==> flow/design.v <==
module apb_dut (
  input  wire        PSEL,
  input  wire        PENABLE,
  input  wire [31:0] PADDR,
  input  wire        PWRITE,
  input  wire [31:0] PWDATA,
  input  wire        PCLK,
  input  wire        PRESET,
  output reg  [31:0] PRDATA,
  output reg         PREADY,
  output reg         PSLVERR
);
  parameter IDLE   = 2'b00;
  parameter SETUP  = 2'b01;
  parameter ACCESS = 2'b10;
  reg [1:0] ps, ns;  
  reg [31:0] mem [31:0];  
  reg        mem_we;      
  always @(posedge PCLK) begin
    if (PRESET) begin
      ps <= IDLE;
    end else begin
      ps <= ns;
    end
  end
  always @(posedge PCLK) begin
    if (mem_we) begin
      mem[PADDR[4:0]] <= PWDATA;
    end
  end
  always @(*) begin
    ns      = ps;
    PREADY  = 1'b0;  
    PSLVERR = 1'b0;  
    mem_we  = 1'b0;
    PRDATA  = mem[PADDR[4:0]];
    case (ps)
      IDLE: begin
        if (PSEL == 1'b1 && PENABLE == 1'b0) begin
          ns = SETUP;
        end else begin
          ns = IDLE;
        end
      end
      SETUP: begin
        if (PSEL == 1'b1 && PENABLE == 1'b1) begin
          ns     = ACCESS;
          PREADY = 1'b1;  
          if (PADDR >= 32) begin  
            PSLVERR = 1'b1;
          end else begin
            if (PWRITE) begin
              mem_we = 1'b1;
            end
          end
        end else if (PSEL == 1'b1 && PENABLE == 1'b0) begin
          ns = SETUP;
        end else begin
          ns = IDLE;
        end
      end
      ACCESS: begin
        PREADY = 1'b1;  
        if (PADDR >= 32) begin
          PSLVERR = 1'b1;
        end
        if (PSEL == 1'b1 && PENABLE == 1'b0) begin
          ns = SETUP;
        end else if (PSEL == 1'b0 && PENABLE == 1'b0) begin
          ns = IDLE;
        end else begin
          ns = IDLE;
        end
      end
      default: ns = IDLE;
    endcase
  end
endmodule
make LEC_CHECK=0 CAP_MARGIN=20 CORE_MARGIN=2 CORE_UTILIZATION=34 SLEW_MARGIN=20 finish   # period 4.19 ns
run.sh (not shown) runs the stock make flow with config.mk's settings and CLKGATE_MAP_FILE=.
The baseline went through all stages and came out clean.
==> next run, changes <==
- CORE_UTILIZATION: 34 -> 40
- clock period: 4.19 -> 4.2 ns (I/O delays scaled with it)
Effect: Cell count decreases by 5.7%; utilization came out higher by 7.4 points; die area came out lower by about 15%; via count stays flat; area after synthesis stays the same; global-route usage rises by 2.7 points; cell area went down by 0.43%; non-clock buffer count went up by 3; combinational power hardly moves; wire length shrinks by 2.3%; power goes up by 0.71%.
==> next run, changes <==
- clock period: 4.2 -> 4.19 ns (I/O delays scaled with it)
Result: The new run ran to the end with violations: setup timing. Routed wire length is about the same. Design area hardly moves. Cell count stays flat. Synthesized cell count stays the same. Clock power climbs by about 2%. Clock skew climbs by 0.029 ns.
==> next run, changes <==
- CORE_UTILIZATION: 40 -> 72
- CTS_CLUSTER_SIZE: default -> 33
- SETUP_SLACK_MARGIN: default -> 0.62
- clock period: 4.19 -> 2.33 ns (I/O delays scaled with it)
Result: This time the run did not get past global routing (5_1_grt) (DPL-0038); synthesized cell count stays the same; die size decreases by 44%; area after synthesis does not change.
==> next run, changes <==
- CORE_UTILIZATION: 72 -> 11
- CTS_CLUSTER_SIZE: 33 -> default
- SETUP_SLACK_MARGIN: 0.62 -> default
- clock period: 2.33 -> 6.59 ns (I/O delays scaled with it)
=> The changed run produced a clean layout; synthesized area does not change; die area rises to 6.4 times its value; synthesized cell count stays the same.
==> next run, changes <==
- ABC_AREA: default -> 1
- CAP_MARGIN: 20 -> 5
- CORE_MARGIN: 2 -> 9
- CORE_UTILIZATION: 11 -> 38
- CTS_CLUSTER_DIAMETER: default -> 126
- SLEW_MARGIN: 20 -> 40
- clock period: 6.59 -> 4.2 ns (I/O delays scaled with it)
The new run completed without violations.
Synthesized cell count is higher by well over a third.
Total power increases by well over a third.
Core utilization goes up by 31 points.
Sequential power increases by well over a third.

========
wip/delta:
Starts from the design.v that is shown in full above.
clock: 2.33 ns
lec_check: 0
abc_area: 0
cap_margin: 20
core_margin: 2
core_utilization: 72
cts_cluster_diameter: 333
cts_cluster_size: 98
place_density: 0.4
setup_slack_margin: 0.42
slew_margin: 20
wip/delta failed in 5_1_grt with ODB-0269.
Edits applied to the flow inputs when going from wip/delta to wip/ember:
- CELL_PAD_IN_SITES_GLOBAL_PLACEMENT newly set to 0
- CORE_ASPECT_RATIO newly set to 0.64
- ABC_AREA removed (was 0)
- CTS_CLUSTER_DIAMETER removed (was 333)
- MIN_ROUTING_LAYER newly set to met1
- PLACE_DENSITY removed (was 0.4)
- GPL_ROUTABILITY_DRIVEN newly set to 0
- PLACE_DENSITY_LB_ADDON newly set to 0.05
- SETUP_SLACK_MARGIN removed (was 0.42)
- MAX_ROUTING_LAYER newly set to met5
- CELL_PAD_IN_SITES_DETAIL_PLACEMENT newly set to 0
- CTS_CLUSTER_SIZE changed from 98 to 100
- the clock period (ns, I/O delays scaled along) changed from 2.33 to 3.17
### Flow results
wip/ember completed end to end; final checks failed (negative setup slack).
No final results exist for wip/delta, since it was stopped by error ODB-0269 during 5_1_grt.
On wip/ember: post-DP HPWL is 5100 um higher than what wip/delta gave.
Quantity of gates resized following cts delta for wip/ember relative to wip/delta: about 60% lower
Between wip/delta and wip/ember, the flow reports instance area after placement decreasing slightly.
Diff wip/delta..wip/ember | instance count of the mapped netlist | unchanged
From wip/delta to wip/ember the numbers moved as follows: chip area roughly the same; pre-CTS worst setup slack higher; area of the core roughly the same; post-placement cell count higher.
Count of flip-flops with a built-in enable after synthesis: wip/ember vs wip/delta — no meaningful difference
wip/ember ends up with a number of buffers created by CTS that is 73 higher than in wip/delta.
Input changes introduced in wip/zinc (baseline for comparison: wip/ember):
- CORE_ASPECT_RATIO: 0.64 -> 1.92
- SETUP_SLACK_MARGIN: unset -> 0.83
- CELL_PAD_IN_SITES_GLOBAL_PLACEMENT: 0 -> 3
- CORE_UTILIZATION: 72 -> 58
- ABC_AREA: unset -> 1
- SLEW_MARGIN: 20 -> 25
- CTS_CLUSTER_SIZE: 100 -> 48
- the clock period (ns, I/O delays scaled along): 3.17 -> 2.96
[summary]
FAIL wip/zinc @ 3_1_place_gp_skip_io: tool exited with error
wip/zinc: mean instance size in the synthesized netlist about 44% below wip/ember
Effective utilization at floorplan, wip/zinc and wip/ember: higher on wip/ember
Looking at fraction of synthesized area in multiplexers, wip/zinc sits below wip/ember.
Relative to wip/ember, the full die area of wip/zinc is higher by 19,000 um2.

========
v53:
RTL: the design.v shown in full above, as it stands there.
Settings: LEC_CHECK=0, CAP_MARGIN=20, CORE_MARGIN=2, CORE_UTILIZATION=72, CTS_CLUSTER_SIZE=33, SETUP_SLACK_MARGIN=-0.18, SLEW_MARGIN=20; clock period 2.33 ns.
v53: it failed during 5_1_grt, and the tool reported DPL-0033.
Input-level comparison between v52 and v53:
# v53
export LEC_CHECK = 0
export CAP_MARGIN = 20
export CORE_MARGIN = 2
export CORE_UTILIZATION = 72
export CTS_CLUSTER_SIZE = 33
export SETUP_SLACK_MARGIN = -0.18
export SLEW_MARGIN = 20
create_clock -name core_clock -period 2.33 [get_ports {PCLK}]
# v52
export LEC_CHECK = 0
export CAP_MARGIN = 20
export CELL_PAD_IN_SITES_DETAIL_PLACEMENT = 0
export CELL_PAD_IN_SITES_GLOBAL_PLACEMENT = 0
export CORE_ASPECT_RATIO = 0.64
export CORE_MARGIN = 2
export CORE_UTILIZATION = 72
export CTS_CLUSTER_SIZE = 34
export GPL_ROUTABILITY_DRIVEN = 0
export MAX_ROUTING_LAYER = met5
export MIN_ROUTING_LAYER = met1
export PLACE_DENSITY = 0.44
export SETUP_SLACK_MARGIN = 0.83
export SLEW_MARGIN = 20
create_clock -name core_clock -period 2.86 [get_ports {PCLK}]
### Flow results
- Of v52 and v53, none finishes clean.
- v53: aborted in 5_1_grt (tool error)
- When v52 is set beside v53, its setup slack after placement turns out to be 0.28 ns larger.
- For post-CTS resize count, dividing the value from v53 by the value from v52 gives 0.78.
- Changes observed in v52 relative to v53: number of CTS-inserted buffers went down 9, floorplan-stage core utilization now sits at about the same level.
- Between v53 and v52, the core region area does not differ in any meaningful way.
- In v52 the HPWL after detailed placement turned out 9.8% higher than in v53.
Setup changes, v52 to v9
# v52
export LEC_CHECK = 0
export CAP_MARGIN = 20
export CELL_PAD_IN_SITES_DETAIL_PLACEMENT = 0
export CELL_PAD_IN_SITES_GLOBAL_PLACEMENT = 0
export CORE_ASPECT_RATIO = 0.64
export CORE_MARGIN = 2
export CORE_UTILIZATION = 72
export CTS_CLUSTER_SIZE = 34
export GPL_ROUTABILITY_DRIVEN = 0
export MAX_ROUTING_LAYER = met5
export MIN_ROUTING_LAYER = met1
export PLACE_DENSITY = 0.44
export SETUP_SLACK_MARGIN = 0.83
export SLEW_MARGIN = 20
create_clock -name core_clock -period 2.86 [get_ports {PCLK}]
# v9
export LEC_CHECK = 0
export CAP_MARGIN = 20
export CELL_PAD_IN_SITES_DETAIL_PLACEMENT = 0
export CELL_PAD_IN_SITES_GLOBAL_PLACEMENT = 0
export CORE_ASPECT_RATIO = 1.13
export CORE_MARGIN = 2
export CORE_UTILIZATION = 67
export CTS_CLUSTER_SIZE = 100
export GPL_ROUTABILITY_DRIVEN = 0
export MAX_ROUTING_LAYER = met4
export MIN_ROUTING_LAYER = met1
export PLACE_DENSITY_LB_ADDON = 0.05
export SETUP_SLACK_MARGIN = 0.83
export SLEW_MARGIN = 20
export TNS_END_PERCENT = 45
create_clock -name core_clock -period 2.86 [get_ports {PCLK}]
Results
Of v52 and v9, none finishes clean.
As the logs show, v52 stopped at 5_1_grt after a tool error, so it never reached the end of the flow.
Min die area across v52 and v9: v52
Cell count after placement, v52 and v9: higher on v52
Taking v52 as the reference, in v9 total half-perimeter wirelength after legalization and detailed placement fell by 4.6%; number of placement rows rose by about 40%; post-cts sizing count fell by 76; pre-placement core utilization fell by 5.2 points; die height rose by 37%.
Yosys chip area across v52 and v9: no real change.
v9 against v52: post-CTS setup repair buffer count climbed 14; area fraction in mux cells essentially unchanged.
Edits applied to the flow inputs when going from v9 to v22:
# v9
export LEC_CHECK = 0
export CAP_MARGIN = 20
export CELL_PAD_IN_SITES_DETAIL_PLACEMENT = 0
export CELL_PAD_IN_SITES_GLOBAL_PLACEMENT = 0
export CORE_ASPECT_RATIO = 1.13
export CORE_MARGIN = 2
export CORE_UTILIZATION = 67
export CTS_CLUSTER_SIZE = 100
export GPL_ROUTABILITY_DRIVEN = 0
export MAX_ROUTING_LAYER = met4
export MIN_ROUTING_LAYER = met1
export PLACE_DENSITY_LB_ADDON = 0.05
export SETUP_SLACK_MARGIN = 0.83
export SLEW_MARGIN = 20
export TNS_END_PERCENT = 45
create_clock -name core_clock -period 2.86 [get_ports {PCLK}]
# v22
export LEC_CHECK = 0
export CAP_MARGIN = 20
export CELL_PAD_IN_SITES_DETAIL_PLACEMENT = 0
export CELL_PAD_IN_SITES_GLOBAL_PLACEMENT = 0
export CORE_ASPECT_RATIO = 1.36
export CORE_MARGIN = 2
export CORE_UTILIZATION = 70
export CTS_CLUSTER_SIZE = 100
export GPL_ROUTABILITY_DRIVEN = 0
export MAX_ROUTING_LAYER = met5
export MIN_ROUTING_LAYER = met1
export PLACE_DENSITY_LB_ADDON = 0.05
export SETUP_SLACK_MARGIN = 0.83
export SLEW_MARGIN = 20
create_clock -name core_clock -period 2.86 [get_ports {PCLK}]
## What came out
The remaining runs in v9 and v22 completed every stage, whereas v22 halted early.
v9 ran in full, but the layout does not pass; the checks complain about setup timing.
Flow for v22 halted at 5_1_grt, error code ODB-0269.
As far as post-synthesis cell count from yosys goes, v9 and v22 are indistinguishable; the numbers are identical.
v9 -> v22: number of different library cells in the post-synthesis netlist delta 0, exact match
Looking at detailed placer's ending HPWL, v22 sits 2.5% lower than v9 does.
From v9 to v22, share of the yosys chip area belonging to registers did not move at all.
Going from v9 to v22, area after detailed placement barely changed, area inside the core boundary dropped about 4%, number of flops mapped to enable cells by yosys barely changed.
Power is estimated from default activity; no workload was simulated.
